Design axi4_dut, start of the top module:
module axi4_dut 
   (
    input wire ACLK,
    input wire ARESETn,
    input wire [4-1:0] MEM_AWID,
    input wire [32-1:0] MEM_AWADDR,
    input wire [8-1:0] MEM_AWLEN,
    input wire [3-1:0] MEM_AWSIZE,
    input wire [2-1:0] MEM_AWBURST,
    input wire [1-1:0] MEM_AWLOCK,
    input wire [4-1:0] MEM_AWCACHE,
    input wire [3-1:0] MEM_AWPROT,
    input wire [4-1:0] MEM_AWQOS,
    input wire MEM_AWVALID,
    output wire MEM_AWREADY,
    input wire [32-1:0] MEM_WDATA,
    input wire [(32/8)-1:0] MEM_WSTRB,
    input wire MEM_WLAST,
    input wire MEM_WVALID,
    output wire MEM_WREADY,
    output wire [4-1:0] MEM_BID,
    output wire [2-1:0] MEM_BRESP,
    output wire MEM_BVALID,
    input wire MEM_BREADY,
    input wire [4-1:0] MEM_ARID,
    input wire [32-1:0] MEM_ARADDR,
    input wire [8-1:0] MEM_ARLEN,
    input wire [3-1:0] MEM_ARSIZE,
    input wire [2-1:0] MEM_ARBURST,
    input wire [1-1:0] MEM_ARLOCK,
    input wire [4-1:0] MEM_ARCACHE,
    input wire [3-1:0] MEM_ARPROT,
    input wire [4-1:0] MEM_ARQOS,
    input wire MEM_ARVALID,
    output wire MEM_ARREADY,
    output wire [4-1:0] MEM_RID,
    output wire [32-1:0] MEM_RDATA,
    output wire [2-1:0] MEM_RRESP,
    output wire MEM_RLAST,
    output wire MEM_RVALID,
    input wire MEM_RREADY
);
Size in the first run: about 7200 cells after synthesis, roughly 3400 flip-flops, ~220 I/O pins, about 0.13 mm² of cells after synthesis.
export LEC_CHECK = 0
export CAP_MARGIN = 20
export CORE_MARGIN = 2
export CORE_UTILIZATION = 40
export MAX_ROUTING_LAYER = met4
export PLACE_DENSITY_LB_ADDON = 0.16
export SETUP_SLACK_MARGIN = 1.39
export SLEW_MARGIN = 20
create_clock -name core_clock -period 10.0 [get_ports {ACLK}]
run.sh (not shown) runs the stock make flow with config.mk's settings and CLKGATE_MAP_FILE=.
Next try:
- CORE_UTILIZATION: 40 -> 70
- MAX_ROUTING_LAYER: met4 -> default
- PLACE_DENSITY_LB_ADDON: 0.16 -> default
- SETUP_SLACK_MARGIN: 1.39 -> 1.0
- clock period: 10.0 -> 4.15 ns (I/O delays scaled with it)
=> Now the flow finished but fails on negative setup slack; routed wire length increases by 4.0%; synthesized area stays the same; die area fell by 43%; utilization goes up by 37 points; register-to-register slack gets worse by 3400 ps; setup slack got worse by 3400 ps.
Next try:
- CORE_UTILIZATION: 70 -> 72
- SETUP_SLACK_MARGIN: 1.0 -> -0.25
- clock period: 4.15 -> 3.8 ns (I/O delays scaled with it)
The changed run produced a layout that fails on negative setup slack; worst setup slack degrades by 430 ps; power goes up by 11%; critical path depth drops by 1; via count came out higher by 5.3%; cell area hardly moves; clock power rises by about 12%; wire length increases by about 10%; maximum frequency is lower by 1.8%; sequential cell count does not change; utilization went up by 2.2 points; area after synthesis does not change.
Next try:
- ABC_AREA: default -> 1
- CORE_UTILIZATION: 72 -> 65
- PLACE_DENSITY: default -> 0.6
- SETUP_SLACK_MARGIN: -0.25 -> default
- clock period: 3.8 -> 11.5 ns (I/O delays scaled with it)
=> This time the run went through all stages and came out clean. Clock-buffer cell count rises by 38. Cell count went up by well over a third. Clock skew hardly moves. Non-clock buffer count goes down by 505.

* * *

run A:
Starting RTL as in the previous note.
## axi4_dut
module axi4_dut 
   (
    input wire ACLK,
    input wire ARESETn,
    input wire [4-1:0] MEM_AWID,
    input wire [32-1:0] MEM_AWADDR,
    input wire [8-1:0] MEM_AWLEN,
    input wire [3-1:0] MEM_AWSIZE,
    input wire [2-1:0] MEM_AWBURST,
    input wire [1-1:0] MEM_AWLOCK,
    input wire [4-1:0] MEM_AWCACHE,
    input wire [3-1:0] MEM_AWPROT,
    input wire [4-1:0] MEM_AWQOS,
    input wire MEM_AWVALID,
    output wire MEM_AWREADY,
    input wire [32-1:0] MEM_WDATA,
    input wire [(32/8)-1:0] MEM_WSTRB,
    input wire MEM_WLAST,
    input wire MEM_WVALID,
    output wire MEM_WREADY,
    output wire [4-1:0] MEM_BID,
    output wire [2-1:0] MEM_BRESP,
    output wire MEM_BVALID,
    input wire MEM_BREADY,
    input wire [4-1:0] MEM_ARID,
    input wire [32-1:0] MEM_ARADDR,
    input wire [8-1:0] MEM_ARLEN,
    input wire [3-1:0] MEM_ARSIZE,
    input wire [2-1:0] MEM_ARBURST,
    input wire [1-1:0] MEM_ARLOCK,
    input wire [4-1:0] MEM_ARCACHE,
    input wire [3-1:0] MEM_ARPROT,
    input wire [4-1:0] MEM_ARQOS,
    input wire MEM_ARVALID,
    output wire MEM_ARREADY,
    output wire [4-1:0] MEM_RID,
    output wire [32-1:0] MEM_RDATA,
    output wire [2-1:0] MEM_RRESP,
    output wire MEM_RLAST,
    output wire MEM_RVALID,
    input wire MEM_RREADY
);
clock: 3.91 ns
lec_check: 0
abc_area: 0
cap_margin: 20
core_aspect_ratio: 0.98
core_margin: 2
core_utilization: 72
cts_cluster_size: 98
gpl_routability_driven: 0
gpl_timing_driven: 1
hold_slack_margin: 0.29
min_routing_layer: met1
place_density_lb_addon: 0.0
setup_slack_margin: 1.12
slew_margin: 20
tns_end_percent: 35
The flow for run A finished, though final verification flagged setup timing.
Inputs modified between run A and run B:
Settings: MIN_ROUTING_LAYER no longer set, was met1; CORE_ASPECT_RATIO no longer set, was 0.98; HOLD_SLACK_MARGIN no longer set, was 0.29; PLACE_DENSITY_LB_ADDON no longer set, was 0.0; ABC_AREA no longer set, was 0; PLACE_DENSITY now 0.6, previously not set; GPL_ROUTABILITY_DRIVEN no longer set, was 0; GPL_TIMING_DRIVEN no longer set, was 1; SETUP_SLACK_MARGIN no longer set, was 1.12; CTS_CLUSTER_SIZE no longer set, was 98; TNS_END_PERCENT no longer set, was 35; CORE_UTILIZATION now 68, was 72; the clock period (ns, I/O delays scaled along) now 3.94, was 3.91.
Results
[run B] flow finished | final checks: failed | reasons: setup timing
[compare] base=run A new=run B: area added between synthesis and finish went up 1.2 points, total of fill cells in the finished design went up by about 25%, final routed wirelength across all metal layers -6.3%.
Run B against run A: combinational group power fell about 2%, final critical delay including setup and external delays about even, placed instance area rose 450 um^2.
[run B vs run A] first-iteration DRC count: lower in run B
Diff run A -> run B | first-pass GRT wire length | down by a little under 10%
Relative to run B, the following input files were edited for run C:
Settings: changing CORE_UTILIZATION from 68 to 40; changing the clock period (ns, I/O delays scaled along) from 3.94 to 10.0.
==> results <==
- Of run B and run C, only run C finishes the flow clean.
- The layout from run B, despite a flow that completed every stage, fails the layout checks, with the failing checks listed as setup timing.
- Where worst-case setup margin in the final layout is concerned, run B is outperformed by run C.
- | proportion of power drawn by combinational gates | lower: run C |
- Clock buffer count from CTS is lower on run B
- Run B -> run C: total power decreased by more than half
- There was hardly any difference in worst hold slack between run B and run C.
- For run C, the leading power group was registers, unlike run B, where it was combinational logic.
- On run C: via count is 5964 lower than what run B gave.
- Setup total negative slack for run C: 25.52 ns up relative to run B
- Run C against run B: met1 global-route usage fell by 22 points; adder and majority gate portion of the synthesized area stayed essentially flat; number of post-CTS setup repair buffers fell by 62.
#### Input delta (run D over run C)
Settings: changing CORE_UTILIZATION from 40 to 72; setting ABC_AREA to 1 for the first time; setting CTS_CLUSTER_DIAMETER to 348 for the first time; changing the clock period (ns, I/O delays scaled along) from 10.0 to 3.94.
==> comparison <==
Re share of synthesized cell area in and, or, nand and nor gates: run C and run D aren't equal, and the higher value belongs to run D. The layout from run D, despite a flow that completed every stage, fails the layout checks, with the failing checks listed as hold timing, setup timing. Core utilization (run D over run C): increase, 37 points. Note that the power attributed to the clock group recorded for run D amounts to 2.4 times the value seen in run C. Met3 layer usage reported by global route: run D > run C.

* * *

axi4_dut again, from the RTL that the note above started with.
==> flow/design.v (excerpt) <==
module axi4_dut 
   (
    input wire ACLK,
    input wire ARESETn,
    input wire [4-1:0] MEM_AWID,
    input wire [32-1:0] MEM_AWADDR,
    input wire [8-1:0] MEM_AWLEN,
    input wire [3-1:0] MEM_AWSIZE,
    input wire [2-1:0] MEM_AWBURST,
    input wire [1-1:0] MEM_AWLOCK,
    input wire [4-1:0] MEM_AWCACHE,
    input wire [3-1:0] MEM_AWPROT,
    input wire [4-1:0] MEM_AWQOS,
    input wire MEM_AWVALID,
    output wire MEM_AWREADY,
    input wire [32-1:0] MEM_WDATA,
    input wire [(32/8)-1:0] MEM_WSTRB,
    input wire MEM_WLAST,
    input wire MEM_WVALID,
    output wire MEM_WREADY,
    output wire [4-1:0] MEM_BID,
    output wire [2-1:0] MEM_BRESP,
    output wire MEM_BVALID,
    input wire MEM_BREADY,
    input wire [4-1:0] MEM_ARID,
    input wire [32-1:0] MEM_ARADDR,
    input wire [8-1:0] MEM_ARLEN,
    input wire [3-1:0] MEM_ARSIZE,
    input wire [2-1:0] MEM_ARBURST,
    input wire [1-1:0] MEM_ARLOCK,
    input wire [4-1:0] MEM_ARCACHE,
    input wire [3-1:0] MEM_ARPROT,
    input wire [4-1:0] MEM_ARQOS,
    input wire MEM_ARVALID,
    output wire MEM_ARREADY,
    output wire [4-1:0] MEM_RID,
    output wire [32-1:0] MEM_RDATA,
    output wire [2-1:0] MEM_RRESP,
    output wire MEM_RLAST,
    output wire MEM_RVALID,
    input wire MEM_RREADY
);
clock: 6.54 ns
lec_check: 0
abc_area: 1
cap_margin: 15
cell_pad_in_sites_detail_placement: 1
cell_pad_in_sites_global_placement: 2
core_margin: 2
core_utilization: 69
cts_cluster_size: 97
gpl_routability_driven: 0
gpl_timing_driven: 1
hold_slack_margin: 0.03
min_routing_layer: met2
place_density: 0.6
setup_slack_margin: 0.85
slew_margin: 25
tns_end_percent: 25
The starting point never finished: it broke off in global placement without I/O (3_1_place_gp_skip_io) (GPL-0301).
Edit:
==> flow/config.mk (replaced) <==
export PLATFORM = sky130hd
export DESIGN_NAME = axi4_dut
export DESIGN_NICKNAME = axi4_dut
export VERILOG_FILES = /design/flow/design.v
export SDC_FILE = /design/flow/constraint.sdc
export NUM_CORES = 4
export LEC_CHECK = 0
export CAP_MARGIN = 20
export CORE_MARGIN = 2
export CORE_UTILIZATION = 40
export PLACE_DENSITY = 0.6
export SLEW_MARGIN = 20
==> flow/constraint.sdc (replaced) <==
create_clock -name core_clock -period 6.84 [get_ports {ACLK}]
set_input_delay 1.3680 -clock core_clock [delete_from_list [all_inputs] [get_ports {ACLK}]]
set_output_delay 1.3680 -clock core_clock [all_outputs]
set_load 0.01 [all_outputs]
What happened: The new run ran to the end with no violations; die area came out higher by about 60%; synthesized cell count came out lower by 46%; synthesized area came out lower by 6.9%.
Edit:
--- a/flow/config.mk
+++ b/flow/config.mk
@@ -9,4 +9,3 @@
 export CORE_MARGIN = 2
-export CORE_UTILIZATION = 40
-export PLACE_DENSITY = 0.6
+export CORE_UTILIZATION = 67
 export SLEW_MARGIN = 20
==> flow/constraint.sdc (replaced) <==
create_clock -name core_clock -period 6.75 [get_ports {ACLK}]
set_input_delay 1.3500 -clock core_clock [delete_from_list [all_inputs] [get_ports {ACLK}]]
set_output_delay 1.3500 -clock core_clock [all_outputs]
set_load 0.01 [all_outputs]
Outcome: Critical path depth is higher by 1; count of clock-buffer cells in the layout rises by 10; design area is lower by 1.8%; die size falls by 40%; utilization came out higher by 30 points; worst hold slack improves by 0.074 ns; routed wire length drops by 3.0%; register-to-register slack got worse by 0.61 ns; power came out higher by 0.65%.
Edit:
--- a/flow/config.mk
+++ b/flow/config.mk
@@ -9,3 +9,5 @@
 export CORE_MARGIN = 2
-export CORE_UTILIZATION = 67
+export CORE_UTILIZATION = 72
+export CTS_CLUSTER_DIAMETER = 28
+export SETUP_SLACK_MARGIN = 0.51
 export SLEW_MARGIN = 20
==> flow/constraint.sdc (replaced) <==
create_clock -name core_clock -period 4.25 [get_ports {ACLK}]
set_input_delay 0.8500 -clock core_clock [delete_from_list [all_inputs] [get_ports {ACLK}]]
set_output_delay 0.8500 -clock core_clock [all_outputs]
set_load 0.01 [all_outputs]
- The new run finished but failed the layout checks on max-capacitance violations, max-slew violations, negative setup slack
- first-iteration DRC count came out higher by 98%
- via count came out higher by 23%
- die area came out lower by 6.9%
Edit:
--- a/flow/config.mk
+++ b/flow/config.mk
@@ -11,3 +11,7 @@
 export CTS_CLUSTER_DIAMETER = 28
-export SETUP_SLACK_MARGIN = 0.51
+export CTS_CLUSTER_SIZE = 15
+export HOLD_SLACK_MARGIN = 0.27
+export MAX_ROUTING_LAYER = met4
+export PLACE_DENSITY_LB_ADDON = 0.19
+export SETUP_SLACK_MARGIN = 1.09
 export SLEW_MARGIN = 20
Outcome: The new run did not get past global routing (5_1_grt); area after synthesis stays the same; die size stays the same; synthesized cell count is unchanged.
Edit:
==> flow/config.mk (replaced) <==
export PLATFORM = sky130hd
export DESIGN_NAME = axi4_dut
export DESIGN_NICKNAME = axi4_dut
export VERILOG_FILES = /design/flow/design.v
export SDC_FILE = /design/flow/constraint.sdc
export NUM_CORES = 4
export LEC_CHECK = 0
export CAP_MARGIN = 20
export CORE_MARGIN = 2
export CORE_UTILIZATION = 40
export PLACE_DENSITY = 0.6
export SLEW_MARGIN = 20
==> flow/constraint.sdc (replaced) <==
create_clock -name core_clock -period 7.93 [get_ports {ACLK}]
set_input_delay 1.5860 -clock core_clock [delete_from_list [all_inputs] [get_ports {ACLK}]]
set_output_delay 1.5860 -clock core_clock [all_outputs]
set_load 0.01 [all_outputs]
What happened: This time the run produced a clean layout. Synthesized cell count stays the same. Die area increases by about 80%. Area after synthesis is unchanged.

* * *

Starting RTL as in the previous note.
==> flow/design.v (excerpt) <==
module axi4_dut 
   (
    input wire ACLK,
    input wire ARESETn,
    input wire [4-1:0] MEM_AWID,
    input wire [32-1:0] MEM_AWADDR,
    input wire [8-1:0] MEM_AWLEN,
    input wire [3-1:0] MEM_AWSIZE,
    input wire [2-1:0] MEM_AWBURST,
    input wire [1-1:0] MEM_AWLOCK,
    input wire [4-1:0] MEM_AWCACHE,
    input wire [3-1:0] MEM_AWPROT,
    input wire [4-1:0] MEM_AWQOS,
    input wire MEM_AWVALID,
    output wire MEM_AWREADY,
    input wire [32-1:0] MEM_WDATA,
    input wire [(32/8)-1:0] MEM_WSTRB,
    input wire MEM_WLAST,
    input wire MEM_WVALID,
    output wire MEM_WREADY,
    output wire [4-1:0] MEM_BID,
    output wire [2-1:0] MEM_BRESP,
    output wire MEM_BVALID,
    input wire MEM_BREADY,
    input wire [4-1:0] MEM_ARID,
    input wire [32-1:0] MEM_ARADDR,
    input wire [8-1:0] MEM_ARLEN,
    input wire [3-1:0] MEM_ARSIZE,
    input wire [2-1:0] MEM_ARBURST,
    input wire [1-1:0] MEM_ARLOCK,
    input wire [4-1:0] MEM_ARCACHE,
    input wire [3-1:0] MEM_ARPROT,
    input wire [4-1:0] MEM_ARQOS,
    input wire MEM_ARVALID,
    output wire MEM_ARREADY,
    output wire [4-1:0] MEM_RID,
    output wire [32-1:0] MEM_RDATA,
    output wire [2-1:0] MEM_RRESP,
    output wire MEM_RLAST,
    output wire MEM_RVALID,
    input wire MEM_RREADY
);
reg [32-1:0] reg_bank [0:32-1];
wire	aw_push;
wire	aw_pop;
wire	w_push;
wire	w_pop;
wire	ar_push;
wire	ar_pop;
wire	r_push;
wire	r_pop;
wire	b_push;
wire	b_pop;
wire	aw_fifo_full;
wire	aw_fifo_empty;
wire	w_fifo_full;
wire	w_fifo_empty;
wire	ar_fifo_full;
wire	ar_fifo_empty;
wire	r_fifo_full;
wire	r_fifo_empty;
wire	b_fifo_full;
wire	b_fifo_empty;
wire [(32 + 8 + 3 + 2 + 4 + 3 + 1 + 4 +  4 + 7  )-1:0] aw_fifo_wdata;
wire [(32 + 8 + 3 + 2 + 4 + 3 + 1 + 4 +  4 + 7  )-1:0] aw_fifo_rdata;
wire [( 32 + 8 + 3 + 2 + 4 + 3 +1 +4 +4 + 7 )-1:0] ar_fifo_wdata;
wire [( 32 + 8 + 3 + 2 + 4 + 3 +1 +4 +4 + 7 )-1:0] ar_fifo_rdata;
wire [(1 + (32/8) + 32 )-1:0]  w_fifo_wdata;
wire [(1 + (32/8) + 32 )-1:0]  w_fifo_rdata;
wire [( 32 + 2 + 4 + 2 )-1:0]  r_fifo_rdata;
wire [(2 + 4 )-1:0]  b_fifo_wdata;
wire [(2 + 4 )-1:0]  b_fifo_rdata;
reg [( 32 + 2 + 4 + 2 )-1:0] r_fifo_wdata;
reg [2-1:0] bresp_int;  
axi_fifo #(
    .WIDTH((32 + 8 + 3 + 2 + 4 + 3 + 1 + 4 +  4 + 7  )),
    .DEPTH(16),
    .PTR_WIDTH(4)
) aw_fifo (
    .clk(ACLK),
    .resetn(ARESETn),
    .push(aw_push),
    .fifo_wdata(aw_fifo_wdata),
  ...
clock: 3.91 ns
lec_check: 0
abc_area: 0
cap_margin: 20
core_aspect_ratio: 0.98
core_margin: 2
core_utilization: 72
cts_cluster_diameter: 397
cts_cluster_size: 17
gpl_routability_driven: 0
gpl_timing_driven: 1
hold_slack_margin: -0.07
min_routing_layer: met1
place_density_lb_addon: 0.0
setup_slack_margin: 1.12
slew_margin: 20
tns_end_percent: 35
The starting point finished but fails on setup timing.
Next try:
- CTS_CLUSTER_DIAMETER: 397 -> unset
- CTS_CLUSTER_SIZE: 17 -> 99
- HOLD_SLACK_MARGIN: -0.07 -> 0.29
- PLACE_DENSITY: unset -> 0.35
- PLACE_DENSITY_LB_ADDON: 0.0 -> unset
The new run completed, yet does not pass: setup timing.
Total power rises by 16%.
Worst setup slack gets worse by 0.35 ns.
Clock skew goes up by 0.030 ns.
First-iteration DRC count came out higher by 44%.
Combinational power goes up by 16%.
Wire length increases by 23%.
Clock power rose by 45%.
Via count rose by 11%.
Worst hold slack loses 0.13 ns.
Core utilization went up by 4.5 points.
Next try:
- ABC_AREA: 0 -> unset
- CORE_ASPECT_RATIO: 0.98 -> unset
- CORE_UTILIZATION: 72 -> 65
- CTS_CLUSTER_SIZE: 99 -> unset
- GPL_ROUTABILITY_DRIVEN: 0 -> unset
- GPL_TIMING_DRIVEN: 1 -> unset
- HOLD_SLACK_MARGIN: 0.29 -> unset
- MIN_ROUTING_LAYER: met1 -> unset
- PLACE_DENSITY: 0.35 -> unset
- SETUP_SLACK_MARGIN: 1.12 -> unset
- TNS_END_PERCENT: 35 -> unset
- clock period: 3.91 -> 4.25 ns (I/O delays scaled with it)
Result: The new run completed, yet does not pass: setup timing; global-route usage drops by 12 points; wire length drops by about 24%; hold slack improves by 0.12 ns; count of clock-buffer cells in the layout climbs by 16; sequential power drops by about 10%; final area drops by about 4%; core utilization drops by 12 points.
Next try:
- CORE_UTILIZATION: 65 -> 72
- CTS_CLUSTER_DIAMETER: unset -> 28
- CTS_CLUSTER_SIZE: unset -> 13
- PLACE_DENSITY_LB_ADDON: unset -> 0.19
- SETUP_SLACK_MARGIN: unset -> 1.1
What happened:
- With this change the flow died in global routing on GRT-0232
- die size goes down by about 10%
- area after synthesis is unchanged
- synthesized cell count does not change
Next try:
- CORE_UTILIZATION: 72 -> 51
- CTS_CLUSTER_DIAMETER: 28 -> unset
- CTS_CLUSTER_SIZE: 13 -> unset
- PLACE_DENSITY: unset -> 0.6
- PLACE_DENSITY_LB_ADDON: 0.19 -> unset
- SETUP_SLACK_MARGIN: 1.1 -> unset
- clock period: 4.25 -> 6.84 ns (I/O delays scaled with it)
Result: Now the flow completed without violations; area after synthesis is unchanged; synthesized cell count does not change; die size grows by 41%.
Power is estimated from default activity; no workload was simulated.
